### flow/run.sh
#!/bin/bash
# the make line also repeats each setting of config.mk as NAME=value (left out here)
make -C /OpenROAD-flow-scripts/flow DESIGN_CONFIG=/design/flow/config.mk WORK_HOME=/design/flow/orfs CLKGATE_MAP_FILE= finish
### flow/config.mk
export PLATFORM = sky130hd
export DESIGN_NAME = alu
export DESIGN_NICKNAME = alu
export VERILOG_FILES = /design/flow/design.v
export SDC_FILE = /design/flow/constraint.sdc
export NUM_CORES = 4
export LEC_CHECK = 0
export ABC_AREA = 1
export CAP_MARGIN = 20
export CELL_PAD_IN_SITES_DETAIL_PLACEMENT = 2
export CELL_PAD_IN_SITES_GLOBAL_PLACEMENT = 3
export CORE_MARGIN = 9
export CORE_UTILIZATION = 28
export CTS_CLUSTER_DIAMETER = 306
export GPL_TIMING_DRIVEN = 1
export HOLD_SLACK_MARGIN = 0.16
export MAX_ROUTING_LAYER = met4
export PLACE_DENSITY_LB_ADDON = 0.15
export SETUP_SLACK_MARGIN = 0.62
export SLEW_MARGIN = 30
### flow/constraint.sdc
create_clock -name core_clock -period 2.92 [get_ports {clk}]
set_input_delay 0.5840 -clock core_clock [delete_from_list [all_inputs] [get_ports {clk}]]
set_output_delay 0.5840 -clock core_clock [all_outputs]
set_load 0.01 [all_outputs]
### flow/design.v
module alu(
	output reg[16 - 1:0] 		data_out,
	output reg 						  		valid_out,
	output reg							  		cmd_out,
	input [16 - 1:0] 			data_in,
	input 							  			valid_in,
	input 							  			cmd_in,
	output reg 									 	amm_read,
	output reg[8 - 1:0] 		amm_address,
	input [8 - 1:0] 			amm_readdata,
	input 									 			amm_waitrequest,
	input[1:0] 							 			amm_response,
	input clk,
	input rst_n
	);
	localparam ST_READ_HEAD = 3'h0, ST_READ_PAYLOAD = 3'h1, ST_DECODE = 3'h2, ST_OP_CODE = 3'h3,
	           ST_ERROR = 3'h4, ST_SEND = 3'h5, ST_SEND2 = 3'h6;
	reg[7:0] date[63:0];
	reg      is_addr[63:0];
	reg[5:0] numar_val;
	reg[5:0] i;
	reg[3:0] operatie;
	reg[2:0] state;
	reg[11:0] rez;
	reg       err;
	wire[5:0] last = numar_val - 6'd1;
	wire[7:0] cur  = date[i];
	reg[11:0] rez_next;
	reg       op_err;
	always @(*) begin
		rez_next = rez;
		op_err   = 1'b0;
		case(operatie)
			4'd0: rez_next = rez + {4'h0, cur};
			4'd1: rez_next = (i == 6'd0) ? {4'h0, cur} : (rez & {4'h0, cur});
			4'd2: rez_next = rez | {4'h0, cur};
			4'd3: rez_next = rez ^ {4'h0, cur};
			4'd4: if(numar_val == 6'd1) rez_next = {4'h0, ~cur}; else op_err = 1'b1;
			4'd5: if(numar_val == 6'd1) rez_next = {4'h0, cur} + 12'd1; else op_err = 1'b1;
			4'd6: if(numar_val == 6'd1) rez_next = {4'h0, cur} - 12'd1; else op_err = 1'b1;
			4'd7: if(numar_val == 6'd1) rez_next = {4'h0, 8'd0 - cur}; else op_err = 1'b1;
			4'd8: if(numar_val == 6'd2) rez_next = {4'h0, date[0] >> date[1]}; else op_err = 1'b1;
			4'd9: if(numar_val == 6'd2) rez_next = {4'h0, date[0] << date[1]}; else op_err = 1'b1;
			default: op_err = 1'b1;
		endcase
	end
	always @(posedge clk) begin
		if(!rst_n) begin
			state     <= ST_READ_HEAD;
			valid_out <= 1'b0;
			cmd_out   <= 1'b0;
			data_out  <= 0;
			amm_read  <= 1'b0;
			amm_address <= 0;
			i         <= 0;
			numar_val <= 0;
			operatie  <= 0;
			rez       <= 0;
			err       <= 1'b0;
		end
		else begin
			case(state)
				ST_READ_HEAD: begin
					valid_out <= 1'b0;
					cmd_out   <= 1'b0;
					i         <= 0;
					err       <= 1'b0;
					if(valid_in && cmd_in) begin
						numar_val <= data_in[5:0];
						operatie  <= data_in[11:8];
						if(data_in[5:0] == 6'd0)
							state <= ST_ERROR;
						else
							state <= ST_READ_PAYLOAD;
					end
				end
				ST_READ_PAYLOAD: begin
					if(valid_in) begin
						date[i]    <= data_in[7:0];
						is_addr[i] <= data_in[8];
						i <= i + 6'd1;
						if(i == last) begin
							i     <= 0;
							state <= ST_DECODE;
						end
					end
				end
				ST_DECODE: begin  
					if(is_addr[i]) begin
						if(!amm_read) begin
							amm_read    <= 1'b1;
							amm_address <= cur;
						end
						else if(!amm_waitrequest) begin
							amm_read <= 1'b0;
							if(amm_response != 2'b00)
								state <= ST_ERROR;
							else begin
								date[i]    <= amm_readdata;
								is_addr[i] <= 1'b0;
								i <= i + 6'd1;
								if(i == last) begin
									i     <= 0;
									rez   <= 0;
									state <= ST_OP_CODE;
								end
							end
						end
					end
					else begin
						i <= i + 6'd1;
						if(i == last) begin
							i     <= 0;
							rez   <= 0;
							state <= ST_OP_CODE;
						end
					end
				end
				ST_OP_CODE: begin  
					rez <= rez_next;
					i   <= i + 6'd1;
					if(op_err)
						state <= ST_ERROR;
					else if(i == last)
						state <= ST_SEND;
				end
				ST_ERROR: begin
					rez   <= 12'hbad;
					err   <= 1'b1;
					state <= ST_SEND;
				end
				ST_SEND: begin
					data_out  <= {11'h0, err, operatie};
					valid_out <= 1'b1;
					cmd_out   <= 1'b1;
					state     <= ST_SEND2;
				end
				ST_SEND2: begin
					data_out <= {4'h0, rez};
					cmd_out  <= 1'b0;
					state    <= ST_READ_HEAD;
				end
				default: state <= ST_READ_HEAD;
			endcase
		end
	end
endmodule
==> notes.md, run 1 <==
impl run done, here's what came out: status failed layout checks, violated checks setup timing, die height 336 um, Commonest flop edfxtp_1, count of cell types in the netlist 49, combinational share of power 0.138, Max-cap violations 0, Area growth, synth to finish 34.3%, Tcrit/Tclk final 1.24, Critical-path top delay cell dfxtp_4, Post-synth ARST share 0, Final Hold Viols 0, Chip Area 113,000 um^2, flip-flops with a built-in enable 576, endpoints failing setup 1,188, die width 336 um, overall power 0.0228 W, Internal 0.0168 W, crit-path most repeated cell buf_4, routed vias 22,300, largest net degree at the start of global routing 43, Log Warnings 45, Clock Path Buffers 3, R2R cell count 20, cell type with the largest total area edfxtp_1, maximum fanout along the worst path 16, PwrDens 601 nW/um^2, clk root buf clkbuf_16, via/cell ratio 5.01, clock transition at the registers of the reported paths 60 ps, worst hold path endpoint data_out[10], DRT Pass-1 Iters 4, HPWL Detailed 75.3 mm, Post-synth top cells 775 x nand2_1, 576 x edfxtp_1, 456 x nand3_1, worst setup path category flop to flop, Clk power 0.00965 W, yosys cell count 2,718, RSZ-0062 raised after global routing true, Seq share, synth 0.658, critical path cell sequence buf_6, inv_12, buf_12, buf_4, buf_4, nor2_4, o22ai_2, nor2_1, buf_4, nor2_1, buf_4, o211ai_1, nand2_2, nand2_2, inv_2, nand2_8, buf_4, mux2_4, buf_4, buf_16, HP Class flop to flop, vias in the first global route 24,300, top-count cell post-synth nand2_1, Crit path largest cell delay 370 ps, first-pass GRT wire length 167 mm, Clock Power Share 0.423, r2r endpoint date[36][7], Highest Clock Rate 0.277 GHz, post-route setup slack -691 ps, crit path to date[36][7], Avg WL per Cell 25.4 um, post-synth area from yosys stat 28,300 um^2, Leak 14.1 nW, Antenna Violating Nets Remaining 0, XOR Share, Synth 0.00465, Buf+Inv Stages, Crit Path 11, synth top area cells edfxtp_1 61%, nand2_1 10%, nand3_1 8.1%, dfxtp_1 4.6%, nor2_1 2.8%, CTS Buf Count 78, core area 100,000 um^2, slew at the pin closest to its max-slew limit 737 ps, Reg area 18,600 um^2, CTS sink count 641, CP endpoint kind flop, Worst setup SP type flop, Starting DRT DRC Count 1,222, Syn Area/Cell 10.4 um^2, # DRC 0, Mux area share 0.00305, H-tree depth 3, hold-fix buffers at CTS 0, synthesized area 28,300 um^2, Adder Area Share 0.0109, port bufs 49, final net count 3,159, row count 116, Syn Inst Count 2,718, routed wire length 113 mm, fillcell total 10,500, GR Util All Layers 0.204, Worst Skew 35.5 ps, area share, top type 0.612, delay-heaviest family, CP buffers and inverters, Crit. path cell count 20, Final Core Density 0.379, hold_sp data_out[10], switching share of power 0.264, Final min period 3610 ps, Seq. pwr 0.0100 W, I/O pin count 58, crit path DRT 3280 ps, yosys aoi share 0.0567, Sequential Power Share 0.439, initial antenna violation count 0, antenna cells 0, flop2flop setup slack -690 ps, placer congestion estimate 0.823, clk latency late pin 670 ps, grt ovf 0, Critical Path AT 3970 ps, and+or+nand+nor area frac 0.221, CTS tree built, Comb power 0.00315 W, Dominant comb cell simple AND/OR/NAND/NOR gates, relative slew slack 0.507, Max VDD drop 0.479 mV, Warnings, synthesis 1, sw power 0.00602 W, hold depth 2, Initial Util 0.282, area of the multi-input gates 9550 um^2, Post-synth regs 641, Pwr top sequential cells, Slew Viols, Final 0
metrics by stage:
stage                     hold slack (ps)  cells  worst slack [ps]  instance area, um^2  TNS (ps)
final                                 469   4460              -691                38000   -647390
after CTS                             475   4430              -665                37000   -620790
after floorplan                       421   2721              -165                28600      -405
after detailed placement              458   4247              -908                33200   -847520
after global routing                  500   4460              -945                38000   -807620
after global placement                451   4247              -868                33200   -797820
cell type report:
type,instances,share of cell area
flip-flops and latches,641,0.490
multi-input cells,1818,0.252
repair buffers,447,0.137
clock buffers,91,0.0538
well taps,1298,0.0428
inverters,116,0.0122
clock inverters,47,0.0113
repair inverters,2,0.000462
metal layers:
metal / track usage / up-vias / routed length [um]
li1: - / 10300 / -
met1: 0.270 / 11700 / 53200
met2: 0.336 / 279 / 55000
met3: 0.0233 / 122 / 2880
met4: 0.0402 / 0 / 2070
met5: - / - / 0
timing repair:
| action | in CTS | in global routing |
|---|---|---|
| gates resized | 166 | 149 |
| setup endpoints to repair | 1188 | 1189 |
| pin swaps | 35 | 50 |
| setup buffers | 27 | 24 |
| cloned | 18 | 6 |
==> run 2: changes to the inputs <==
- ABC_AREA: 1 -> unset
- CELL_PAD_IN_SITES_DETAIL_PLACEMENT: 2 -> unset
- CELL_PAD_IN_SITES_GLOBAL_PLACEMENT: 3 -> unset
- CORE_MARGIN: 9 -> 2
- CORE_UTILIZATION: 28 -> 70
- CTS_CLUSTER_DIAMETER: 306 -> unset
- CTS_CLUSTER_SIZE: unset -> 40
- GPL_TIMING_DRIVEN: 1 -> unset
- HOLD_SLACK_MARGIN: 0.16 -> unset
- MAX_ROUTING_LAYER: met4 -> unset
- PLACE_DENSITY_LB_ADDON: 0.15 -> unset
- SETUP_SLACK_MARGIN: 0.62 -> 0.79
- SLEW_MARGIN: 30 -> 20
- clock period: 2.92 -> 2.66 ns (I/O delays scaled with it)
==> run 2 against run 1 <==
  * The flow now stops in global routing (5_1_grt)
  * Die size shrank 63%
  * Synthesized cell count shrank 37%
  * Area after synthesis shrank 2.0%
==> notes.md, run 2 <==
yosys + openroad results -> Seq share, synth 0.671 (+0.0132), HPWL Detailed 54.3 mm (-28%), row count 72 (-38%), count of cell types in the netlist 86 (+76%), Dominant comb cell multiplexers, yosys cell count 1,709 (-37%), cell type with the largest total area edfxtp_1, Post-synth top cells 576 x edfxtp_1, 137 x nor2_1, 112 x mux4_2, Syn Area/Cell 16.2 um^2 (+56%), I/O pin count 58 (unchanged), top-count cell post-synth edfxtp_1, clk root buf clkbuf_16, stop err [ERROR GRT-0116] Global routing finished with congestion. Check the congestion regions in the DRC Viewer., die height 203 um (-40%), synthesized area 27,700 um^2 (-2.0%), GR Util All Layers 0.821, yosys aoi share 0.0661 (+0.00936), and+or+nand+nor area frac 0.0650 (-0.156), status did not finish, Clock Path Buffers 3 (unchanged), port bufs 49 (unchanged), Post-synth regs 641 (unchanged), placer congestion estimate 0.968 (+18%), flip-flops with a built-in enable 576 (unchanged), Syn Inst Count 1,709 (-37%), H-tree depth 2 (-1), Commonest flop edfxtp_1, Stopped at global routing (5_1_grt), Adder Area Share 0.0111 (+0.000219), core area 38,800 um^2 (-61%), CTS Buf Count 60 (-23%), Chip Area 41,200 um^2 (-63%), Post-synth ARST share 0 (unchanged), grt ovf 401, CTS sink count 641 (unchanged), Initial Util 0.713 (+0.431), XOR Share, Synth 0.00822 (+0.00357), dpl cells 2,458 (-42%), synth top area cells edfxtp_1 62%, mux4_2 9.1%, dfxtp_1 4.7%, mux4_1 2.7%, mux2i_1 2.2%, placed inst area 31,000 um^2 (-6.6%), Warnings, synthesis 1 (unchanged), post-synth area from yosys stat 27,700 um^2 (-2.0%), die width 203 um (-40%), area share, top type 0.624 (+0.0123), Mux area share 0.149 (+0.146)
## run 2: stage by stage
stage	worst slack, ps	setup TNS [ps]
global placement	-1380	-1244820
floorplan	-1460	-591280
detailed placement	-1420	-1336960
CTS	-1360	-1344800
## run 2: metal layers
layer,overflow,global-route usage
met3,24,0.710
met2,217,0.953
met5,9,0.471
met4,143,0.773
met1,8,0.833
## run 2: repair_timing
action | CTS
pin swaps | 52
setup endpoints to repair | 1213
gates cloned | 55
hold buffers | 0
resized | 307
buffers inserted | 87
==> run 3: changes to the inputs <==
- CTS_CLUSTER_DIAMETER: unset -> 306
- CTS_CLUSTER_SIZE: 40 -> unset
- GPL_TIMING_DRIVEN: unset -> 1
- MAX_ROUTING_LAYER: unset -> met4
- SETUP_SLACK_MARGIN: 0.79 -> 0.62
- SLEW_MARGIN: 20 -> 25
- TNS_END_PERCENT: unset -> 5
==> run 3 against run 2 <==
  * Die size unchanged
  * Synthesized cell count unchanged
  * Area after synthesis stayed put
  * The layout now fails its checks (setup timing)
==> notes.md, run 3 <==
impl run done, here's what came out: status failed layout checks, violated checks setup timing, DRT Pass-1 Iters 28, R2R cell count 18, Post-synth regs 641 (unchanged), area of the multi-input gates 9160 um^2, row count 72 (unchanged), CP endpoint kind flop, top-count cell post-synth edfxtp_1, relative slew slack 0.149, post-route setup slack -2360 ps, grt ovf 0, XOR Share, Synth 0.00822 (unchanged), H-tree depth 2 (unchanged), Final min period 5020 ps, CTS sink count 641 (unchanged), combinational share of power 0.060, Adder Area Share 0.0111 (unchanged), Sequential Power Share 0.518, Starting DRT DRC Count 6,448, core area 38,800 um^2 (unchanged), Post-synth ARST share 0 (unchanged), Max-cap violations 0, clk root buf clkbuf_16, flip-flops with a built-in enable 576 (unchanged), area share, top type 0.624 (unchanged), vias in the first global route 19,900, first-pass GRT wire length 145 mm, count of cell types in the netlist 86 (unchanged), yosys cell count 1,709 (unchanged), Antenna Violating Nets Remaining 0, Highest Clock Rate 0.199 GHz, clk latency late pin 670 ps, die height 203 um (unchanged), yosys aoi share 0.0661 (unchanged), crit-path most repeated cell buf_4, PwrDens 617 nW/um^2, Commonest flop edfxtp_1, Comb power 0.00128 W, GR Util All Layers 0.524, largest net degree at the start of global routing 65, placer congestion estimate 0.970 (+0.18%), fillcell total 1,334, Avg WL per Cell 45.6 um, r2r endpoint rez[8], HP Class input pin to flop, overall power 0.0212 W, Clk power 0.00893 W, CTS Buf Count 58 (-3.3%), die width 203 um (unchanged), Seq. pwr 0.0110 W, Syn Area/Cell 16.2 um^2 (unchanged), Tcrit/Tclk final 1.89, via/cell ratio 8.56, Syn Inst Count 1,709 (unchanged), synth top area cells edfxtp_1 62%, mux4_2 9.1%, dfxtp_1 4.7%, mux4_1 2.7%, mux2i_1 2.2%, routed wire length 120 mm, crit path to rez[8], final net count 2,110, CTS tree built, Pwr top sequential cells, worst setup path category flop to flop, Critical-path top delay cell a2111oi_2, Crit path largest cell delay 1110 ps, initial antenna violation count 18, Internal 0.0160 W, port bufs 49 (unchanged), endpoints failing setup 1,190, flop2flop setup slack -2360 ps, Crit. path cell count 18, Max VDD drop 0.995 mV, # DRC 0, hold_sp data_in[9], Warnings, synthesis 1 (unchanged), worst hold path endpoint operatie[1], Clock Path Buffers 3 (unchanged), Slew Viols, Final 0, slew at the pin closest to its max-slew limit 1240 ps, RSZ-0062 raised after global routing true, Initial Util 0.713 (unchanged), Dominant comb cell multiplexers, Critical Path AT 5580 ps, switching share of power 0.244, clock transition at the registers of the reported paths 80 ps, Final Core Density 0.884, Chip Area 41,200 um^2 (unchanged), Reg area 18,600 um^2, post-synth area from yosys stat 27,700 um^2 (unchanged), WHS 460 ps, Clock Power Share 0.422, Post-synth top cells 576 x edfxtp_1, 137 x nor2_1, 112 x mux4_2, cell type with the largest total area edfxtp_1, Leak 11.3 nW, and+or+nand+nor area frac 0.0650 (unchanged), critical path cell sequence clkinv_1, buf_4, buf_4, nand3_1, a41oi_1, a2111oi_2, buf_4, nor2_4, ha_1, a21o_1, a21oi_2, o21bai_1, a21oi_2, o21ai_2, xnor2_1, nor3_1, o21ai_1, and3_1, crit path DRT 3220 ps, Area growth, synth to finish 24.0%, Worst setup SP type flop, synthesized area 27,700 um^2 (unchanged), Log Warnings 48, hold depth 3, Buf+Inv Stages, Crit Path 4, routed vias 22,600, Worst Skew 44.9 ps, Final Hold Viols 0, delay-heaviest family, CP AND-OR/OR-AND gates, Mux area share 0.149 (unchanged), I/O pin count 58 (unchanged), maximum fanout along the worst path 5, Seq share, synth 0.671 (unchanged), sw power 0.00517 W, HPWL Detailed 53.6 mm (-1.3%)
-- run 3: timing repair --
action,4_1_cts,5_1_grt
buffers inserted,19,20
hold buffers,0,0
pin swaps,23,41
cloned,4,2
endpoints found under the setup margin,1212,1213
gates resized,128,117
hold endpoints to repair,0,0
-- run 3: area by class of cell --
| class | instances | share of cell area |
|---|---|---|
| tap | 518 | 0.0189 |
| multi-input combinational | 922 | 0.267 |
| inverter | 41 | 0.00455 |
| timing repair buffer | 391 | 0.112 |
| sequential | 641 | 0.542 |
| clock inverter | 40 | 0.0105 |
| antenna | 22 | 0.00160 |
| clock buffer | 65 | 0.0437 |
-- run 3: per-layer routing --
| metal | vias up | track usage | part of all wire |
|---|---|---|---|
| met5 | - | - | 0 |
| met4 | 0 | 0.344 | 0.12 |
| met3 | 1320 | 0.213 | 0.20 |
| met2 | 3381 | 0.745 | 0.40 |
| met1 | 10400 | 0.622 | 0.28 |
| li1 | 7503 | - | - |
-- run 3: metrics by stage --
stage	worst slack (ps)	std cells	area (um^2)	setup TNS (ps)
after floorplan	-1460	1712	27800	-647190
after global placement	-1350	2468	31000	-1340260
after detailed placement	-1420	2468	31000	-1376200
after CTS	-1290	2596	33500	-1229610
after global routing	-2320	2638	34300	-1919000
final	-2360	2640	34300	-2031030
==> run 4: changes to the inputs <==
- CELL_PAD_IN_SITES_DETAIL_PLACEMENT: unset -> 2
- CELL_PAD_IN_SITES_GLOBAL_PLACEMENT: unset -> 3
- CORE_MARGIN: 2 -> 9
- CORE_UTILIZATION: 70 -> 28
- PLACE_DENSITY_LB_ADDON: unset -> 0.15
- SLEW_MARGIN: 25 -> 30
- TNS_END_PERCENT: 5 -> unset
- clock period: 2.66 -> 4.99 ns (I/O delays scaled with it)
==> run 4 against run 3 <==
  * Now clean on timing, DRC and antenna
  * Clock skew rose by 2.1 ps
  * Utilization fell by 53 points
  * Register-to-register slack improved by 3100 ps
  * Global-route usage fell by 35 points
  * Hold slack improved by 31 ps
  * Total power fell by 43%
  * Combinational power fell by 58%
  * Synthesized cell count did not move
  * Die size rose to 2.7 times the previous value
  * Fmax rose by 17%
  * Final area fell by 0.15%
  * Critical path type unchanged
  * Critical endpoint is now rez[9]
  * Largest power group unchanged
==> notes.md, run 4 <==
impl run done, here's what came out: met1 Use GR 0.226 (-0.396), CTS sink count 641 (unchanged), Initial Util 0.284 (-0.429), Critical-path top delay cell mux4_2, overall power 0.0120 W (-43%), HPWL Detailed 64.9 mm (+21%), initial antenna violation count 1 (-17), hold_sp numar_val[5], yosys aoi share 0.0661 (unchanged), maximum fanout along the worst path 11 (+6), slew at the pin closest to its max-slew limit 976 ps (-265 ps), CTS tree built, Clock Power Share 0.468 (+0.046), Highest Clock Rate 0.233 GHz (+17%), final net count 1,985 (-5.9%), Crit path largest cell delay 540 ps (-570 ps), Avg WL per Cell 29.3 um (-36%), combinational share of power 0.044 (-0.016), grt met3 use 0.0235 (-0.189), Leak 10.8 nW (-4.5%), Comb power 0.000532 W (-58%), Final min period 4280 ps (-737 ps), Final Hold Viols 0 (unchanged), Dominant comb cell multiplexers, crit path DRT 5530 ps (+2310 ps), met2 usage 0.291 (-0.454), Buf+Inv Stages, Crit Path 7 (+3), Worst setup SP type flop, worst setup path category flop to flop, clk root buf clkbuf_16, Warnings, synthesis 1 (unchanged), Post-synth top cells 576 x edfxtp_1, 137 x nor2_1, 112 x mux4_2, routed wire length 95.8 mm (-20%), Log Warnings 44 (-8.3%), sw power 0.00267 W (-48%), Tcrit/Tclk final 0.858 (-1.03), Clock Path Buffers 3 (unchanged), Post-synth ARST share 0 (unchanged), dpl cells 3,108 (+26%), Mux area share 0.149 (unchanged), Top Usage Layer GRT met2, flip-flops with a built-in enable 576 (unchanged), Internal 0.00934 W (-42%), relative slew slack 0.348 (+0.200), Worst Skew 47.0 ps (+2.11 ps), synthesized area 27,700 um^2 (unchanged), post-route setup slack 707 ps (+3070 ps), RSZ-0062 raised after global routing true, Area growth, synth to finish 23.8%, TNS Setup 0 ps (+2,031,030 ps), synth top area cells edfxtp_1 62%, mux4_2 9.1%, dfxtp_1 4.7%, mux4_1 2.7%, mux2i_1 2.2%, row count 114 (+58%), Starting DRT DRC Count 1,152 (-82%), Antenna Violating Nets Remaining 0 (unchanged), Critical Path AT 4820 ps (-760 ps), routed vias 16,600 (-27%), H-tree depth 3 (+1), endpoints failing setup 0 (-100%), HP Class flop to flop, hold-fix buffers at CTS 0 (unchanged), grt ovf 0 (unchanged), Adder Area Share 0.0111 (unchanged), vias in the first global route 18,000 (-9.4%), cell type with the largest total area edfxtp_1, first-pass GRT wire length 139 mm (-4.4%), worst hold path endpoint numar_val[5], Pwr top sequential cells, crit-path most repeated cell buf_4, post-synth area from yosys stat 27,700 um^2 (unchanged), Clk power 0.00562 W (-37%), R2R cell count 16 (-2), die width 333 um (+64%), crit path to rez[9], via/cell ratio 5.07 (-41%), core area 97,400 um^2 (+150%), die height 333 um (+64%), switching share of power 0.223 (-0.0214), Sequential Power Share 0.488 (-0.030), delay-heaviest family, CP simple AND/OR/NAND/NOR gates, yosys cell count 1,709 (unchanged), Slew Viols, Final 0 (unchanged), port bufs 49 (unchanged), Seq. pwr 0.00586 W (-47%), top-count cell post-synth edfxtp_1, status finished clean, CP endpoint kind flop, Finished Layout Cells 3,270 (+24%), Post-synth regs 641 (unchanged), count of cell types in the netlist 86 (unchanged), Commonest flop edfxtp_1, GR Util All Layers 0.176 (-0.348), PwrDens 350 nW/um^2 (-43%), clk latency late pin 640 ps (-30 ps), Chip Area 111,000 um^2 (+170%), XOR Share, Synth 0.00822 (unchanged), largest net degree at the start of global routing 65 (unchanged), pre-CTS setup slack 86.7 ps (+1510 ps), clock transition at the registers of the reported paths 60 ps (-20 ps), I/O pin count 58 (unchanged), and+or+nand+nor area frac 0.0650 (unchanged), Seq share, synth 0.671 (unchanged), r2r endpoint rez[9], CTS Buf Count 76 (+31%), Max-cap violations 0 (unchanged), hold depth 2 (-1), placer congestion estimate 0.779 (-20%), flop2flop setup slack 710 ps (+3070 ps), area share, top type 0.624 (unchanged), DRT Pass-1 Iters 4 (-86%), Crit. path cell count 16 (-2), Syn Inst Count 1,709 (unchanged), Syn Area/Cell 16.2 um^2 (unchanged), # DRC 0 (unchanged), critical path cell sequence buf_12, buf_12, buf_16, mux4_2, mux4_2, nor2_4, nor4_1, buf_4, nor2_4, inv_2, buf_4, or3_1, nor4_4, buf_4, o311a_1, nor3b_1, Max VDD drop 0.269 mV (-73%), WHS 492 ps (+31.5 ps)
-- run 4: metal layers --
| layer | up-vias | share of wire |
|---|---|---|
| li1 | 7260 | - |
| met1 | 8895 | 0.45 |
| met2 | 275 | 0.49 |
| met3 | 140 | 0.034 |
| met4 | 0 | 0.026 |
| met5 | - | 0 |
-- run 4: repair_timing --
item                                    4_1_cts  5_1_grt
cloned                                        0        1
resized                                      34       49
endpoints found under the setup margin     1063      447
pin swaps                                     7       15
setup buffers                                11        8
-- run 4: cell type report --
class	count	area, um^2
clock inverters	46	475
multi-input cells	922	8670
clock buffers	94	2030
diodes	2	5.00
repair buffers	248	2740
inverters	41	155
fillers	9679	63100
well taps	1276	1600
flip-flops and latches	641	18600
-- run 4: metrics by stage --
| step | util | cell area [um^2] |
|---|---|---|
| final | 0.352 | 34300 |
| after global routing | 0.352 | 34300 |
| after CTS | 0.349 | 34000 |
| after detailed placement | 0.321 | 31200 |
| after global placement | 0.320 | 31200 |
| after floorplan | - | 27700 |
==> run 5: changes to the inputs <==
- CAP_MARGIN: 20 -> 15
- CELL_PAD_IN_SITES_DETAIL_PLACEMENT: 2 -> unset
- CELL_PAD_IN_SITES_GLOBAL_PLACEMENT: 3 -> unset
- CORE_MARGIN: 9 -> 2
- CORE_UTILIZATION: 28 -> 70
- CTS_CLUSTER_DIAMETER: 306 -> unset
- GPL_TIMING_DRIVEN: 1 -> unset
- MAX_ROUTING_LAYER: met4 -> unset
- PLACE_DENSITY_LB_ADDON: 0.15 -> unset
- SLEW_MARGIN: 30 -> 20
- clock period: 4.99 -> 2.66 ns (I/O delays scaled with it)
==> run 5 against run 4 <==
  * The run now fails in global routing (5_1_grt)
  * Area after synthesis stayed put
  * Die size is 63% lower
  * Synthesized cell count did not move
==> notes.md, run 5 <==
yosys + openroad results -> status did not finish, Stopped at global routing (5_1_grt), stop err [ERROR GRT-0232] Routing congestion too high. Check the congestion heatmap in the GUI., Warnings, synthesis 1 (unchanged), CTS Buf Count 60 (-21%), Syn Area/Cell 16.2 um^2 (unchanged), cell type with the largest total area edfxtp_1, clk root buf clkbuf_16, Post-synth ARST share 0 (unchanged), Syn Inst Count 1,709 (unchanged), area share, top type 0.624 (unchanged), post-synth area from yosys stat 27,700 um^2 (unchanged), Mux area share 0.149 (unchanged), row count 72 (-37%), port bufs 49 (unchanged), count of cell types in the netlist 86 (unchanged), I/O pin count 58 (unchanged), Post-synth regs 641 (unchanged), CTS sink count 641 (unchanged), Adder Area Share 0.0111 (unchanged), die width 203 um (-39%), core area 38,800 um^2 (-60%), Post-synth top cells 576 x edfxtp_1, 137 x nor2_1, 112 x mux4_2, yosys aoi share 0.0661 (unchanged), hold-fix buffers at CTS 0 (unchanged), grt ovf 177, XOR Share, Synth 0.00822 (unchanged), HPWL Detailed 54.3 mm (-16%), placed inst area 31,000 um^2 (-0.82%), GR Util All Layers 0.760, H-tree depth 2 (-1), die height 203 um (-39%), Clock Path Buffers 3 (unchanged), Chip Area 41,200 um^2 (-63%), Commonest flop edfxtp_1, placer congestion estimate 0.968 (+24%), dpl cells 2,458 (-21%), synth top area cells edfxtp_1 62%, mux4_2 9.1%, dfxtp_1 4.7%, mux4_1 2.7%, mux2i_1 2.2%, top-count cell post-synth edfxtp_1, synthesized area 27,700 um^2 (unchanged), flip-flops with a built-in enable 576 (unchanged), and+or+nand+nor area frac 0.0650 (unchanged), Initial Util 0.713 (+0.429), Dominant comb cell multiplexers, Seq share, synth 0.671 (unchanged), yosys cell count 1,709 (unchanged)
[run 5: metal layers]
layer	global-route usage	GRT overflow
met3	0.617	1
met5	0.293	1
met2	0.910	95
met1	0.779	1
met4	0.733	79
[run 5: per-stage QoR]
stage,TNS [ps],worst slack [ps]
4_1_cts,-1401140,-1380
3_5_place_dp,-1336960,-1420
3_3_place_gp,-1244820,-1380
2_1_floorplan,-591280,-1460
[run 5: timing repair]
action                      CTS
gates resized               207
cloned                       40
setup buffers                64
setup endpoints to repair  1213
pin swaps                    30
==> run 6: changes to the inputs <==
- ABC_AREA: unset -> 1
- CAP_MARGIN: 15 -> 20
- CORE_UTILIZATION: 70 -> 66
- CTS_CLUSTER_DIAMETER: unset -> 397
- PLACE_DENSITY: unset -> 0.35
- SETUP_SLACK_MARGIN: 0.62 -> unset
- clock period: 2.66 -> 2.7 ns (I/O delays scaled with it)
==> run 6 against run 5 <==
  * Die size rose by 8.0%
  * Now fails the layout checks on setup timing
  * Synthesized cell count grew 59%
  * Area after synthesis up 2.0%
==> notes.md, run 6 <==
impl run done, here's what came out: Clk power 0.00850 W, CP endpoint kind flop, crit path DRT 3080 ps, routed wire length 102 mm, yosys aoi share 0.0567 (-0.00936), Area growth, synth to finish 28.7%, CTS Buf Count 61 (+1.7%), cell type with the largest total area edfxtp_1, vias in the first global route 24,600, PwrDens 625 nW/um^2, final net count 3,172, Crit. path cell count 21, Antenna Violating Nets Remaining 0, HPWL Detailed 54.3 mm (about the same), flip-flops with a built-in enable 576 (unchanged), Crit path largest cell delay 380 ps, WHS 469 ps, CTS tree built, area share, top type 0.612 (-0.0123), Worst setup SP type flop, Initial Util 0.671 (-0.0428), Syn Inst Count 2,718 (+59%), Critical Path AT 4260 ps, Commonest flop edfxtp_1, Post-synth top cells 775 x nand2_1, 576 x edfxtp_1, 456 x nand3_1, synthesized area 28,300 um^2 (+2.0%), top-count cell post-synth nand2_1, DRT Pass-1 Iters 11, initial antenna violation count 3, post-route setup slack -1180 ps, hold_sp err, Leak 13.9 nW, Buf+Inv Stages, Crit Path 8, maximum fanout along the worst path 9, Pwr top sequential cells, Starting DRT DRC Count 4,643, core area 42,100 um^2 (+8.5%), first-pass GRT wire length 144 mm, Dominant comb cell simple AND/OR/NAND/NOR gates, Slew Viols, Final 0, grt ovf 0, I/O pin count 58 (unchanged), Clock Path Buffers 3 (unchanged), Max-cap violations 0, placed inst area 31,900 um^2 (+2.8%), RSZ-0062 raised after global routing true, Avg WL per Cell 27.6 um, clk root buf clkbuf_16, switching share of power 0.262, delay-heaviest family, CP buffers and inverters, sw power 0.00596 W, Warnings, synthesis 1 (unchanged), Worst Skew 33.4 ps, Sequential Power Share 0.477, worst hold path endpoint err, Mux area share 0.00305 (-0.146), hold-fix buffers at CTS 0 (unchanged), violated checks setup timing, GR Util All Layers 0.435, Clock Power Share 0.374, Critical-path top delay cell dfxtp_4, combinational share of power 0.149, XOR Share, Synth 0.00465 (-0.00357), Max VDD drop 0.880 mV, and+or+nand+nor area frac 0.221 (+0.156), placer congestion estimate 1.02 (+5.7%), die width 211 um (+3.9%), count of cell types in the netlist 49 (-43%), Internal 0.0168 W, R2R cell count 21, antenna cells 0, Chip Area 44,500 um^2 (+8.0%), Post-synth regs 641 (unchanged), critical path cell sequence buf_12, inv_16, buf_16, buf_8, nor2_1, o22ai_2, nand2_1, nand2_1, nand2_1, o211ai_1, o211ai_1, nand2_2, nand2_2, inv_2, nand2_4, buf_12, nand2_8, nand2_8, buf_12, nor2_4, buf_6, r2r endpoint is_addr[20], endpoints failing setup 1,188, HP Class flop to flop, worst setup path category flop to flop, post-synth area from yosys stat 28,300 um^2 (+2.0%), overall power 0.0227 W, crit path to is_addr[20], clock transition at the registers of the reported paths 70 ps, status failed layout checks, TNS Setup -1,174,920 ps, clk latency late pin 680 ps, Post-synth ARST share 0 (unchanged), Final Hold Viols 0, flop2flop setup slack -1180 ps, row count 75 (+4.2%), Seq. pwr 0.0108 W, relative slew slack 0.259, CTS sink count 641 (unchanged), hold depth 2, Highest Clock Rate 0.258 GHz, via/cell ratio 6.81, Comb power 0.00339 W, port bufs 49 (unchanged), yosys cell count 2,718 (+59%), routed vias 25,200, Seq share, synth 0.658 (-0.0132), Log Warnings 48, Adder Area Share 0.0109 (-0.000219), Tcrit/Tclk final 1.44, final instance area 36,400 um^2, Final Core Density 0.863, Syn Area/Cell 10.4 um^2 (-36%), largest net degree at the start of global routing 43, # DRC 0, synth top area cells edfxtp_1 61%, nand2_1 10%, nand3_1 8.1%, dfxtp_1 4.6%, nor2_1 2.8%, die height 211 um (+3.9%), Final min period 3880 ps, slew at the pin closest to its max-slew limit 1110 ps, H-tree depth 2 (unchanged)
run 6: final cells by class:
| cell class | count | area (um^2) |
|---|---|---|
| Clock buffer | 87 | 1700 |
| Fill cell | 1857 | 5760 |
| Clock inverter | 19 | 174 |
| Inverter | 116 | 465 |
| Tap cell | 539 | 674 |
| Timing Repair Buffer | 477 | 5290 |
| Timing Repair inverter | 2 | 22.5 |
| Multi-Input combinational cell | 1818 | 9440 |
| Sequential cell | 641 | 18600 |
run 6: metrics by stage:
| step | cells | setup slack [ps] |
|---|---|---|
| 6_report | 3699 | -1180 |
| 4_1_cts | 3683 | -733 |
| 2_1_floorplan | 2721 | -385 |
| 3_3_place_gp | 3494 | -851 |
| 3_5_place_dp | 3494 | -877 |
| 5_1_grt | 3699 | -1220 |
run 6: layer usage:
layer / up-vias / GRT usage / wire [um]
met5: - / 0 / 14
met4: 2 / 0.256 / 8040
met3: 707 / 0.103 / 14200
met2: 2564 / 0.701 / 47000
met1: 11600 / 0.543 / 32900
li1: 10300 / - / -
run 6: timing repair:
action | CTS | global route
endpoints found under the setup margin | 1187 | 1188
pin swaps | 44 | 39
cloned | 29 | 8
resized | 303 | 126
setup buffers | 54 | 8
==> run 7: changes to the inputs <==
- ABC_AREA: 1 -> unset
- CORE_UTILIZATION: 66 -> 72
- CTS_CLUSTER_DIAMETER: 397 -> unset
- CTS_CLUSTER_SIZE: unset -> 34
- PLACE_DENSITY: 0.35 -> 0.37
- SETUP_SLACK_MARGIN: unset -> -0.27
- clock period: 2.7 -> 3.79 ns (I/O delays scaled with it)
==> run 7 against run 6 <==
  * Area after synthesis shrank 2.0%
  * Setup slack gained 450 ps
  * Critical path depth shrank 3
  * Register-to-register slack gained 450 ps
  * Clock power shrank 26%
  * Final area shrank 10%
  * The layout still fails its checks (setup timing)
  * Synthesized cell count shrank 37%
==> notes.md, run 7 <==
impl run done, here's what came out: synth top area cells edfxtp_1 62%, mux4_2 9.1%, dfxtp_1 4.7%, mux4_1 2.7%, mux2i_1 2.2%, Warnings, synthesis 1 (unchanged), endpoints failing setup 1,176 (-1.0%), die height 200 um (-5.1%), slew at the pin closest to its max-slew limit 1110 ps (+5.12 ps), Final min period 4520 ps (+637 ps), fillcell total 1,485 (-20%), Critical-path top delay cell a221oi_1, Area growth, synth to finish 17.8%, yosys aoi share 0.0661 (+0.00936), Mux area share 0.149 (+0.146), area share, top type 0.624 (+0.0123), # DRC 0 (unchanged), Critical Path AT 5020 ps (+760 ps), Avg WL per Cell 38.8 um (+40%), Adder Area Share 0.0111 (+0.000219), critical path cell sequence buf_12, buf_4, buf_4, nor2_1, buf_4, a221oi_1, o2111ai_1, and3_4, ha_1, a21o_1, a21oi_2, o21bai_1, a21oi_2, o21ai_2, a21oi_2, buf_4, o41ai_1, a21boi_1, Final Hold Viols 0 (unchanged), Starting DRT DRC Count 4,038 (-13%), CTS sink count 641 (unchanged), relative slew slack 0.254 (-0.00539), WHS 495 ps (+25.7 ps), Clock Power Share 0.427 (+0.053), CTS tree built, Initial Util 0.734 (+0.0630), combinational share of power 0.051 (-0.098), PwrDens 453 nW/um^2 (-28%), and+or+nand+nor area frac 0.0650 (-0.156), DRT Pass-1 Iters 12 (+1), initial antenna violation count 6 (+3), hold depth 2 (unchanged), violated checks setup timing, crit-path most repeated cell buf_4, Clk power 0.00631 W (-26%), core area 37,800 um^2 (-10%), Antenna Violating Nets Remaining 0 (unchanged), clk latency late pin 660 ps (-20 ps), hold-fix buffers at CTS 0 (unchanged), GR Util All Layers 0.461 (+0.0262), R2R cell count 18 (-14%), hold_sp err, top-count cell post-synth edfxtp_1, CP endpoint kind flop, first-pass GRT wire length 132 mm (-8.5%), status failed layout checks, Internal 0.0114 W (-32%), port bufs 49 (unchanged), CTS Buf Count 59 (-3.3%), Reg area 18,600 um^2 (about the same), vias in the first global route 18,700 (-24%), Post-synth ARST share 0 (unchanged), RSZ-0062 raised after global routing true, Finished Layout Cells 2,509 (-32%), Max-cap violations 0 (unchanged), placer congestion estimate 0.967 (-5.5%), switching share of power 0.232 (-0.0307), synthesized area 27,700 um^2 (-2.0%), Clock Path Buffers 3 (unchanged), post-synth area from yosys stat 27,700 um^2 (-2.0%), Sequential Power Share 0.522 (+0.045), Commonest flop edfxtp_1, Worst setup SP type flop, final net count 2,000 (-37%), sw power 0.00342 W (-43%), Crit. path cell count 18 (-14%), post-route setup slack -727 ps (+453 ps), Crit path largest cell delay 670 ps (+290 ps), Chip Area 40,100 um^2 (-10%), via/cell ratio 7.82 (+15%), worst setup path category flop to flop, HPWL Detailed 49.3 mm (-9.1%), Comb power 0.000749 W (-78%), die width 200 um (-5.1%), Seq. pwr 0.00771 W (-29%), Pwr top sequential cells, clock transition at the registers of the reported paths 70 ps (about the same), dpl cells 2,371 (-32%), Seq share, synth 0.671 (+0.0132), crit path to rez[11], H-tree depth 2 (unchanged), r2r endpoint rez[11], cell type with the largest total area edfxtp_1, Syn Inst Count 1,709 (-37%), TNS Setup -298,940 ps (+875,980 ps), Highest Clock Rate 0.221 GHz (-14%), Worst Skew 31.3 ps (-2.15 ps), crit path DRT 4300 ps (+1220 ps), grt ovf 0 (unchanged), Dominant comb cell multiplexers, Slew Viols, Final 0 (unchanged), HP Class flop to flop, overall power 0.0148 W (-35%), largest net degree at the start of global routing 65 (+51%), routed vias 19,600 (-22%), Post-synth regs 641 (unchanged), count of cell types in the netlist 86 (+76%), I/O pin count 58 (unchanged), worst hold path endpoint err, delay-heaviest family, CP AND-OR/OR-AND gates, routed wire length 97.3 mm (-4.7%), flip-flops with a built-in enable 576 (unchanged), XOR Share, Synth 0.00822 (+0.00357), Tcrit/Tclk final 1.19 (-0.245), Leak 10.6 nW (-24%), Max VDD drop 0.761 mV (-14%), Syn Area/Cell 16.2 um^2 (+56%), area of the multi-input gates 8660 um^2 (-8.3%), yosys cell count 1,709 (-37%), flop2flop setup slack -730 ps (+450 ps), row count 71 (-5.3%), clk root buf clkbuf_16, maximum fanout along the worst path 7 (-2), Log Warnings 47 (-2.1%), Buf+Inv Stages, Crit Path 5 (-3), Post-synth top cells 576 x edfxtp_1, 137 x nor2_1, 112 x mux4_2
run 7: per-layer routing:
layer  wire (um)  share of wire  GRT usage  vias to the layer above
li1            -              -          -                     7245
met1       29100           0.30      0.594                     9236
met2       43100           0.44      0.698                     2454
met3       15900           0.16      0.141                      681
met4        9250          0.095      0.285                        4
met5          31        0.00032    0.00476                        -
run 7: repair_timing:
action / in CTS / in global routing
pin swaps: 5 / 8
setup endpoints to repair: 9 / 601
buffers inserted: 7 / 20
resized: 19 / 85
cloned: 1 / 2
run 7: area by class of cell:
type                    count  share of cell area
flip-flops and latches    641               0.570
diodes                      4            0.000307
clock inverters            44              0.0125
repair buffers            280              0.0800
multi-input cells         922               0.265
well taps                 511              0.0196
clock buffers              66              0.0473
inverters                  41             0.00471
run 7: stage by stage:
stage / worst slack, ps / utilization / area (um^2)
after floorplan: -341 / - / 27800
after global placement: -311 / 0.796 / 30100
after detailed placement: -448 / 0.796 / 30100
after CTS: -268 / 0.852 / 32200
after global routing: -742 / 0.864 / 32600
final: -727 / 0.865 / 32600
==> run 8: changes to the inputs <==
- CAP_MARGIN: 20 -> 10
- CORE_UTILIZATION: 72 -> 66
- CTS_CLUSTER_DIAMETER: unset -> 306
- CTS_CLUSTER_SIZE: 34 -> unset
- GPL_TIMING_DRIVEN: unset -> 1
- MAX_ROUTING_LAYER: unset -> met4
- PLACE_DENSITY: 0.37 -> unset
- SETUP_SLACK_MARGIN: -0.27 -> 0.62
- SLEW_MARGIN: 20 -> 40
- TNS_END_PERCENT: unset -> 5
- clock period: 3.79 -> 3.14 ns (I/O delays scaled with it)
==> run 8 against run 7 <==
  * Largest cell class unchanged
  * Critical path depth decreased by 4
  * Combinational power grew 29%
  * Clock skew grew 32 ps
  * Register-to-register slack worse by 240 ps
  * Non-clock buffer count increased by 107
  * Clock power is 16% higher
  * Fmax grew 10%
  * Global-route usage fell by 6.1 points
  * Still fails the layout checks on setup timing
  * Final area up 4.5%
  * Critical path type unchanged
  * Largest power group unchanged
==> notes.md, run 8 <==
impl run done, here's what came out: status failed layout checks, violated checks setup timing, Syn Area/Cell 16.2 um^2 (unchanged), Dominant comb cell multiplexers, crit path to rez[6], die height 209 um (+4.4%), Clock Path Buffers 3 (unchanged), maximum fanout along the worst path 7 (unchanged), I/O pin count 58 (unchanged), grt ovf 0 (unchanged), Final Hold Viols 0 (unchanged), clock transition at the registers of the reported paths 60 ps (about the same), flop2flop setup slack -960 ps (-240 ps), hold depth 2 (unchanged), Antenna Violating Nets Remaining 0 (unchanged), endpoints failing setup 1,187 (+0.94%), worst hold path endpoint valid_out, placer congestion estimate 0.977 (+1.0%), and+or+nand+nor area frac 0.0650 (unchanged), overall power 0.0176 W (+19%), Worst Skew 62.9 ps (+31.6 ps), crit-path most repeated cell buf_12, Tcrit/Tclk final 1.31 (+0.115), GR Util All Layers 0.401 (-0.0607), post-synth area from yosys stat 27,700 um^2 (unchanged), Avg WL per Cell 33.8 um (-13%), Mux area share 0.149 (unchanged), initial antenna violation count 4 (-2), HPWL Detailed 51.2 mm (+3.9%), clk latency late pin 670 ps (about the same), r2r endpoint rez[6], PwrDens 516 nW/um^2 (+14%), clk root buf clkbuf_16, die width 209 um (+4.4%), worst setup path category flop to flop, via/cell ratio 7.11 (-9.1%), yosys cell count 1,709 (unchanged), H-tree depth 2 (unchanged), slew at the pin closest to its max-slew limit 907 ps (-206 ps), Seq. pwr 0.00931 W (+21%), CTS sink count 641 (unchanged), combinational share of power 0.055 (+0.004), R2R cell count 14 (-4), flip-flops with a built-in enable 576 (unchanged), Starting DRT DRC Count 2,970 (-26%), critical path cell sequence buf_12, buf_12, buf_12, mux4_2, mux4_2, a211oi_4, o32a_4, buf_6, inv_2, ha_4, a221o_1, a311o_1, a211oi_2, o32ai_1, Clock Power Share 0.416 (-0.011), Buf+Inv Stages, Crit Path 5 (unchanged), switching share of power 0.229 (-0.00277), Area growth, synth to finish 23.1%, top-count cell post-synth edfxtp_1, Crit path largest cell delay 540 ps (-130 ps), Syn Inst Count 1,709 (unchanged), HP Class flop to flop, Commonest flop edfxtp_1, area share, top type 0.624 (unchanged), sw power 0.00403 W (+18%), Max-cap violations 0 (unchanged), CTS Buf Count 60 (+1.7%), Comb power 0.000968 W (+29%), port bufs 49 (unchanged), largest net degree at the start of global routing 65 (unchanged), Leak 11.2 nW (+6.3%), routed wire length 89.5 mm (-8.1%), Chip Area 43,600 um^2 (+8.9%), Slew Viols, Final 0 (unchanged), Highest Clock Rate 0.244 GHz (+10%), final net count 2,108 (+5.4%), Clk power 0.00733 W (+16%), row count 75 (+5.6%), final instance area 34,100 um^2 (+4.5%), Seq share, synth 0.671 (unchanged), Pwr top sequential cells, Crit. path cell count 14 (-4), Critical Path AT 4580 ps (-440 ps), Post-synth top cells 576 x edfxtp_1, 137 x nor2_1, 112 x mux4_2, hold-fix buffers at CTS 0 (unchanged), XOR Share, Synth 0.00822 (unchanged), Adder Area Share 0.0111 (unchanged), Final min period 4100 ps (-412 ps), synth top area cells edfxtp_1 62%, mux4_2 9.1%, dfxtp_1 4.7%, mux4_1 2.7%, mux2i_1 2.2%, Max VDD drop 0.705 mV (-7.4%), core area 41,700 um^2 (+10%), # DRC 0 (unchanged), cell type with the largest total area edfxtp_1, relative slew slack 0.394 (+0.141), Critical-path top delay cell mux4_2, yosys aoi share 0.0661 (unchanged), vias in the first global route 18,000 (-3.6%), Post-synth regs 641 (unchanged), CP endpoint kind flop, synthesized area 27,700 um^2 (unchanged), delay-heaviest family, CP AND-OR/OR-AND gates, Warnings, synthesis 1 (unchanged), CTS tree built, first-pass GRT wire length 121 mm (-7.8%), DRT Pass-1 Iters 6 (-6), count of cell types in the netlist 86 (unchanged), crit path DRT 3620 ps (-680 ps), post-route setup slack -965 ps (-238 ps), Sequential Power Share 0.529 (+0.007), Worst setup SP type flop, RSZ-0062 raised after global routing true, hold_sp valid_out, Log Warnings 48 (+2.1%), placed inst area 31,000 um^2 (+3.0%), Internal 0.0136 W (+20%), WHS 488 ps (-7.04 ps), Post-synth ARST share 0 (unchanged), routed vias 18,800 (-4.2%), Final Core Density 0.818 (-0.0461), Initial Util 0.665 (-0.0689)
==> run 8: stage by stage <==
| stage | cells | setup WS (ps) | TNS, ps |
|---|---|---|---|
| 2_1_floorplan | 1712 | -983 | -148320 |
| 3_5_place_dp | 2470 | -1170 | -702550 |
| 6_report | 2644 | -965 | -661040 |
| 4_1_cts | 2613 | -735 | -548280 |
| 5_1_grt | 2644 | -960 | -734610 |
| 3_3_place_gp | 2470 | -1170 | -674880 |
==> run 8: timing repair <==
item	in CTS	in global routing
gates cloned	2	1
setup buffers	30	27
endpoints found under the hold margin	0	0
pin swaps	33	26
resized	97	52
setup endpoints to repair	1188	1188
==> run 8: area by class of cell <==
| type | count | area, um^2 |
|---|---|---|
| multi-input cells | 922 | 8980 |
| repair buffers | 387 | 3770 |
| diodes | 3 | 7.51 |
| fillers | 1995 | 7560 |
| flip-flops and latches | 641 | 18600 |
| inverters | 41 | 156 |
| clock buffers | 68 | 1530 |
| clock inverters | 43 | 374 |
| well taps | 539 | 674 |
==> run 8: routing by layer <==
layer,track usage,routed length (um),share of wire,vias to the layer above
li1,-,-,-,7468
met4,0.172,5520,0.062,0
met2,0.613,41600,0.47,1774
met5,-,0,0,-
met3,0.0806,11700,0.13,412
met1,0.534,30700,0.34,9133
==> run 9: changes to the inputs <==
- CAP_MARGIN: 10 -> 20
- CORE_UTILIZATION: 66 -> 72
- CTS_CLUSTER_DIAMETER: 306 -> unset
- CTS_CLUSTER_SIZE: unset -> 34
- GPL_TIMING_DRIVEN: 1 -> unset
- MAX_ROUTING_LAYER: met4 -> unset
- SETUP_SLACK_MARGIN: 0.62 -> unset
- SLEW_MARGIN: 40 -> 20
- TNS_END_PERCENT: 5 -> unset
- clock period: 3.14 -> 4.01 ns (I/O delays scaled with it)
==> run 9 against run 8 <==
  * Still fails the layout checks on setup timing
  * Total power decreased by 23%
  * Die size shrank 8.2%
  * Final area fell by 5.9%
  * Critical path depth rose by 5
  * Clock skew is 12 ps lower
  * Sequential power shrank 22%
  * Area after synthesis unchanged
  * Final cell count shrank 7.3%
  * Register-to-register slack improved by 650 ps
  * Sequential share of layout area grew 3.4 points
  * Clock power down 23%
  * Routed wire length increased by 1.6%
  * Largest cell class unchanged
  * Largest power group unchanged
==> notes.md, run 9 <==
impl run done, here's what came out: status failed layout checks, violated checks setup timing, delay-heaviest family, CP AND-OR/OR-AND gates, worst hold path endpoint err, vias in the first global route 18,000 (-0.28%), Commonest flop edfxtp_1, Max VDD drop 0.606 mV (-14%), RSZ-0062 raised after global routing true, Seq share, synth 0.671 (unchanged), crit-path most repeated cell buf_4, die height 200 um (-4.2%), slew at the pin closest to its max-slew limit 1310 ps (+402 ps), worst setup path category flop to flop, initial antenna violation count 2 (-2), r2r endpoint rez[3], maximum fanout along the worst path 7 (unchanged), pre-CTS setup slack -195 ps (+976 ps), yosys aoi share 0.0661 (unchanged), via/cell ratio 7.65 (+7.6%), flop2flop setup slack -320 ps (+650 ps), Tcrit/Tclk final 1.08 (-0.228), Syn Area/Cell 16.2 um^2 (unchanged), Warnings, synthesis 1 (unchanged), R2R cell count 19 (+5), Area growth, synth to finish 15.8%, largest net degree at the start of global routing 65 (unchanged), GR Util All Layers 0.428 (+0.0273), clock transition at the registers of the reported paths 80 ps (+20 ps), hold_sp err, Adder Area Share 0.0111 (unchanged), Clock Power Share 0.414 (-0.002), Post-synth top cells 576 x edfxtp_1, 137 x nor2_1, 112 x mux4_2, CTS Buf Count 59 (-1.7%), Starting DRT DRC Count 3,171 (+6.8%), Final min period 4330 ps (+221 ps), flip-flops with a built-in enable 576 (unchanged), Highest Clock Rate 0.231 GHz (-5.1%), Antenna Violating Nets Remaining 0 (unchanged), placer congestion estimate 0.927 (-5.2%), final net count 1,946 (-7.7%), Leak 10.2 nW (-8.9%), endpoints failing setup 20 (-98%), # DRC 0 (unchanged), Clock Path Buffers 3 (unchanged), CTS sink count 641 (unchanged), sw power 0.00309 W (-23%), routed wire length 90.8 mm (+1.6%), synth top area cells edfxtp_1 62%, mux4_2 9.1%, dfxtp_1 4.7%, mux4_1 2.7%, mux2i_1 2.2%, die width 200 um (-4.2%), XOR Share, Synth 0.00822 (unchanged), routed vias 18,700 (-0.26%), Dominant comb cell multiplexers, H-tree depth 2 (unchanged), Mux area share 0.149 (unchanged), Worst setup SP type flop, port bufs 49 (unchanged), crit path to rez[3], critical path cell sequence buf_12, buf_12, nor2b_2, buf_4, buf_4, a22oi_2, a31oi_1, nor4_1, buf_4, nor2_4, ha_1, buf_4, o21ai_0, a21oi_1, o21ai_0, o211a_1, o21ai_0, a221oi_2, o22ai_1, CTS tree built, HP Class flop to flop, yosys cell count 1,709 (unchanged), Post-synth regs 641 (unchanged), Post-synth ARST share 0 (unchanged), core area 37,800 um^2 (-9.4%), CP endpoint kind flop, Avg WL per Cell 37.1 um (+9.6%), dpl cells 2,321 (-6.0%), Critical Path AT 4800 ps (+220 ps), Crit. path cell count 19 (+5), Crit path largest cell delay 470 ps (-70 ps), Finished Layout Cells 2,450 (-7.3%), crit path DRT 4490 ps (+870 ps), Internal 0.0105 W (-23%), first-pass GRT wire length 124 mm (+1.8%), WHS 493 ps (+4.82 ps), overall power 0.0136 W (-23%), DRT Pass-1 Iters 8 (+2), area share, top type 0.624 (unchanged), synthesized area 27,700 um^2 (unchanged), count of cell types in the netlist 86 (unchanged), and+or+nand+nor area frac 0.0650 (unchanged), Chip Area 40,100 um^2 (-8.2%), Log Warnings 47 (-2.1%), Final Hold Viols 0 (unchanged), PwrDens 423 nW/um^2 (-18%), top-count cell post-synth edfxtp_1, cell type with the largest total area edfxtp_1, Comb power 0.000668 W (-31%), antenna cells 0 (-3), clk latency late pin 660 ps (about the same), hold-fix buffers at CTS 0 (unchanged), Max-cap violations 0 (unchanged), clk root buf clkbuf_16, Buf+Inv Stages, Crit Path 6 (+1), Syn Inst Count 1,709 (unchanged), Critical-path top delay cell dfxtp_4, hold depth 2 (unchanged), relative slew slack 0.124 (-0.270), post-synth area from yosys stat 27,700 um^2 (unchanged), switching share of power 0.228 (-0.00128), post-route setup slack -316 ps (+649 ps), Clk power 0.00561 W (-23%), combinational share of power 0.049 (-0.006), Sequential Power Share 0.537 (+0.008), grt ovf 0 (unchanged), row count 71 (-5.3%), Pwr top sequential cells, Worst Skew 50.8 ps (-12.1 ps), Initial Util 0.734 (+0.0689), Slew Viols, Final 0 (unchanged), HPWL Detailed 47.6 mm (-7.2%), I/O pin count 58 (unchanged), Final Core Density 0.850 (+0.0311), Seq. pwr 0.00729 W (-22%)
## run 9: what timing repair did
action,in CTS,in global routing
pin swaps,2,12
gates resized,38,79
buffers inserted,3,15
gates cloned,1,2
endpoints found under the setup margin,100,1020
## run 9: final cells by class
class,instances,area [um^2]
Clock buffer,72,1590
Sequential cell,641,18600
Multi-Input combinational cell,922,8660
Tap cell,511,639
Inverter,41,156
Timing Repair Buffer,226,2160
Fill cell,1547,5680
Clock inverter,37,256
## run 9: per-layer routing
layer	GRT usage	part of all wire	up-vias
met2	0.650	0.45	2096
met5	0	0.00014	-
met1	0.570	0.31	8950
met4	0.229	0.082	2
li1	-	-	7129
met3	0.124	0.16	562
## run 9: metrics by stage
step / TNS (ps) / area, um^2
final: -2700 / 32100
after global routing: -3500 / 32100
after CTS: -38.2 / 31700
after detailed placement: -2860 / 29700
after global placement: -994 / 29700
after floorplan: -121 / 27800
==> run 10: changes to the inputs <==
- CORE_UTILIZATION: 72 -> 70
- CTS_CLUSTER_SIZE: 34 -> unset
- SETUP_SLACK_MARGIN: unset -> -0.26
- SLEW_MARGIN: 20 -> 40
- clock period: 4.01 -> 3.42 ns (I/O delays scaled with it)
==> run 10 against run 9 <==
  * The flow now stops in global routing (5_1_grt)
  * Synthesized cell count unchanged
  * Area after synthesis unchanged
  * Die size rose by 2.8%
==> notes.md, run 10 <==
yosys + openroad results -> status did not finish, Stopped at global routing (5_1_grt), stop err [ERROR GRT-0232] Routing congestion too high. Check the congestion heatmap in the GUI., XOR Share, Synth 0.00822 (unchanged), top-count cell post-synth edfxtp_1, row count 72 (+1.4%), Initial Util 0.713 (-0.0203), dpl cells 2,429 (+4.7%), H-tree depth 2 (unchanged), CTS Buf Count 60 (+1.7%), yosys aoi share 0.0661 (unchanged), grt ovf 4, Post-synth ARST share 0 (unchanged), clk root buf clkbuf_16, Chip Area 41,200 um^2 (+2.8%), synthesized area 27,700 um^2 (unchanged), port bufs 49 (unchanged), Warnings, synthesis 1 (unchanged), count of cell types in the netlist 86 (unchanged), placer congestion estimate 0.944 (+1.9%), Syn Area/Cell 16.2 um^2 (unchanged), Adder Area Share 0.0111 (unchanged), and+or+nand+nor area frac 0.0650 (unchanged), GR Util All Layers 0.620, Clock Path Buffers 3 (unchanged), CTS sink count 641 (unchanged), Commonest flop edfxtp_1, Seq share, synth 0.671 (unchanged), Syn Inst Count 1,709 (unchanged), Dominant comb cell multiplexers, post-synth area from yosys stat 27,700 um^2 (unchanged), Post-synth top cells 576 x edfxtp_1, 137 x nor2_1, 112 x mux4_2, cell type with the largest total area edfxtp_1, synth top area cells edfxtp_1 62%, mux4_2 9.1%, dfxtp_1 4.7%, mux4_1 2.7%, mux2i_1 2.2%, Post-synth regs 641 (unchanged), yosys cell count 1,709 (unchanged), I/O pin count 58 (unchanged), die height 203 um (+1.4%), Mux area share 0.149 (unchanged), HPWL Detailed 50.8 mm (+6.8%), area share, top type 0.624 (unchanged), die width 203 um (+1.4%), core area 38,800 um^2 (+2.8%), flip-flops with a built-in enable 576 (unchanged)
[run 10: timing repair]
| item | in CTS |
|---|---|
| pin swaps | 30 |
| setup buffers | 47 |
| gates cloned | 10 |
| endpoints found under the setup margin | 1173 |
| hold buffers | 0 |
| resized | 126 |
[run 10: stage by stage]
step	area (um^2)	total power [W]	util	hold slack [ps]	setup WS, ps
2_1_floorplan	27800	0.00912	-	445	-703
3_3_place_gp	30600	0.00941	0.789	471	-613
3_5_place_dp	30800	0.00942	0.792	476	-653
4_1_cts	33800	0.0165	0.870	487	-558
[run 10: metal layers]
metal  overflow  track usage
met3          0        0.406
met1          0        0.661
met4          1        0.547
met2          3        0.826
met5          0        0.127
==> run 11: changes to the inputs <==
- ABC_AREA: unset -> 1
- CELL_PAD_IN_SITES_DETAIL_PLACEMENT: unset -> 2
- CELL_PAD_IN_SITES_GLOBAL_PLACEMENT: unset -> 3
- CORE_MARGIN: 2 -> 9
- CORE_UTILIZATION: 70 -> 28
- CTS_CLUSTER_DIAMETER: unset -> 175
- GPL_TIMING_DRIVEN: unset -> 0
- HOLD_SLACK_MARGIN: unset -> 0.16
- MAX_ROUTING_LAYER: unset -> met4
- PLACE_DENSITY_LB_ADDON: unset -> 0.15
- SETUP_SLACK_MARGIN: -0.26 -> 0.62
- SLEW_MARGIN: 40 -> 30
- clock period: 3.42 -> 2.92 ns (I/O delays scaled with it)
==> run 11 against run 10 <==
  * The layout now fails its checks (setup timing)
  * Area after synthesis increased by 2.0%
  * Die size increased to 2.7 times the previous value
  * Synthesized cell count increased by 59%
==> notes.md, run 11 <==
impl run done, here's what came out: flip-flops with a built-in enable 576 (unchanged), Syn Inst Count 2,718 (+59%), largest net degree at the start of global routing 65, Finished Layout Cells 4,458, Clock Path Buffers 3 (unchanged), worst hold path endpoint data_out[5], worst setup path category flop to flop, crit path DRT 3430 ps, Post-synth ARST share 0 (unchanged), Commonest flop edfxtp_1, Seq share, synth 0.658 (-0.0132), Crit path largest cell delay 370 ps, r2r endpoint rez[8], die width 336 um (+65%), Antenna Violating Nets Remaining 0, final net count 3,154, Initial Util 0.282 (-0.431), Dominant comb cell simple AND/OR/NAND/NOR gates, HPWL Detailed 94.6 mm (+86%), Max-cap violations 0, Clock Power Share 0.424, clk root buf clkbuf_16, first-pass GRT wire length 197 mm, Critical-path top delay cell fa_2, area of the multi-input gates 10,100 um^2, port bufs 48 (-2.0%), row count 116 (+61%), relative slew slack 0.340, Reg area 18,600 um^2, routed vias 24,300, R2R cell count 25, placed inst area 32,000 um^2 (+3.9%), H-tree depth 3 (+1), Tcrit/Tclk final 1.40, Final Hold Viols 0, final instance area 38,900 um^2, Comb power 0.00317 W, Seq. pwr 0.0100 W, RSZ-0062 raised after global routing true, clock transition at the registers of the reported paths 60 ps, I/O pin count 58 (unchanged), core area 100,000 um^2 (+160%), routed wire length 152 mm, synthesized area 28,300 um^2 (+2.0%), Leak 14.1 nW, Sequential Power Share 0.437, dpl cells 4,108 (+69%), XOR Share, Synth 0.00465 (-0.00357), slew at the pin closest to its max-slew limit 987 ps, Adder Area Share 0.0109 (-0.000219), Post-synth regs 641 (unchanged), Clk power 0.00973 W, Mux area share 0.00305 (-0.146), hold_sp data_out[5], Internal 0.0166 W, Log Warnings 45, antenna cells 0, overall power 0.0229 W, DRT Pass-1 Iters 5, Crit. path cell count 25, Highest Clock Rate 0.244 GHz, area share, top type 0.612 (-0.0123), Max VDD drop 0.444 mV, Syn Area/Cell 10.4 um^2 (-36%), synth top area cells edfxtp_1 61%, nand2_1 10%, nand3_1 8.1%, dfxtp_1 4.6%, nor2_1 2.8%, # DRC 0, cell type with the largest total area edfxtp_1, vias in the first global route 24,700, PwrDens 589 nW/um^2, endpoints failing setup 1,188, crit path to rez[8], Avg WL per Cell 34.0 um, maximum fanout along the worst path 10, CTS Buf Count 78 (+30%), clk latency late pin 680 ps, die height 336 um (+65%), Post-synth top cells 775 x nand2_1, 576 x edfxtp_1, 456 x nand3_1, WHS 467 ps, hold-fix buffers at CTS 0 (unchanged), CTS tree built, Final min period 4100 ps, yosys aoi share 0.0567 (-0.00936), and+or+nand+nor area frac 0.221 (+0.156), initial antenna violation count 2, Buf+Inv Stages, Crit Path 4, post-route setup slack -1180 ps, yosys cell count 2,718 (+59%), delay-heaviest family, CP simple AND/OR/NAND/NOR gates, grt ovf 0, switching share of power 0.276, Chip Area 113,000 um^2 (+170%), sw power 0.00633 W, Warnings, synthesis 1 (unchanged), count of cell types in the netlist 49 (-43%), CTS sink count 641 (unchanged), Area growth, synth to finish 37.7%, combinational share of power 0.138, Pwr top sequential cells, Slew Viols, Final 0, violated checks setup timing, placer congestion estimate 0.822 (-13%), hold depth 2, Worst setup SP type flop, Worst Skew 50.1 ps, via/cell ratio 5.45, Critical Path AT 4610 ps, CP endpoint kind flop, Starting DRT DRC Count 2,307, status failed layout checks, HP Class flop to flop, post-synth area from yosys stat 28,300 um^2 (+2.0%), GR Util All Layers 0.255, flop2flop setup slack -1180 ps, top-count cell post-synth nand2_1, fillcell total 10,300
-- run 11: what timing repair did --
action,CTS,global route
cloned,3,32
pin swaps,60,91
setup buffers,85,89
setup endpoints to repair,1188,1191
gates resized,242,214
-- run 11: area by class of cell --
| type | count | share of cell area |
|---|---|---|
| buffer | 147 | 0.0374 |
| clock buffer | 101 | 0.0532 |
| clock inverter | 40 | 0.0107 |
| inverter | 116 | 0.0132 |
| multi-input combinational | 1830 | 0.259 |
| sequential | 641 | 0.478 |
| tap | 1298 | 0.0417 |
| timing repair buffer | 281 | 0.106 |
| timing repair inverter | 4 | 0.000707 |
-- run 11: routing by layer --
layer,global-route usage,share of wire,up-vias
met5,-,0,-
met4,0.0779,0.044,0
met3,0.0374,0.064,271
met2,0.399,0.46,889
met1,0.341,0.43,12900
li1,-,-,10300
-- run 11: per-stage QoR --
step / setup TNS [ps] / setup WS (ps) / util
final: -740970 / -1180 / 0.389
after global routing: -831770 / -1320 / 0.389
after CTS: -603240 / -944 / 0.365
after detailed placement: -1536570 / -2010 / 0.319
after global placement: -2609350 / -2960 / 0.307
after floorplan: -405 / -165 / -
Power is estimated from default activity; no workload was simulated.
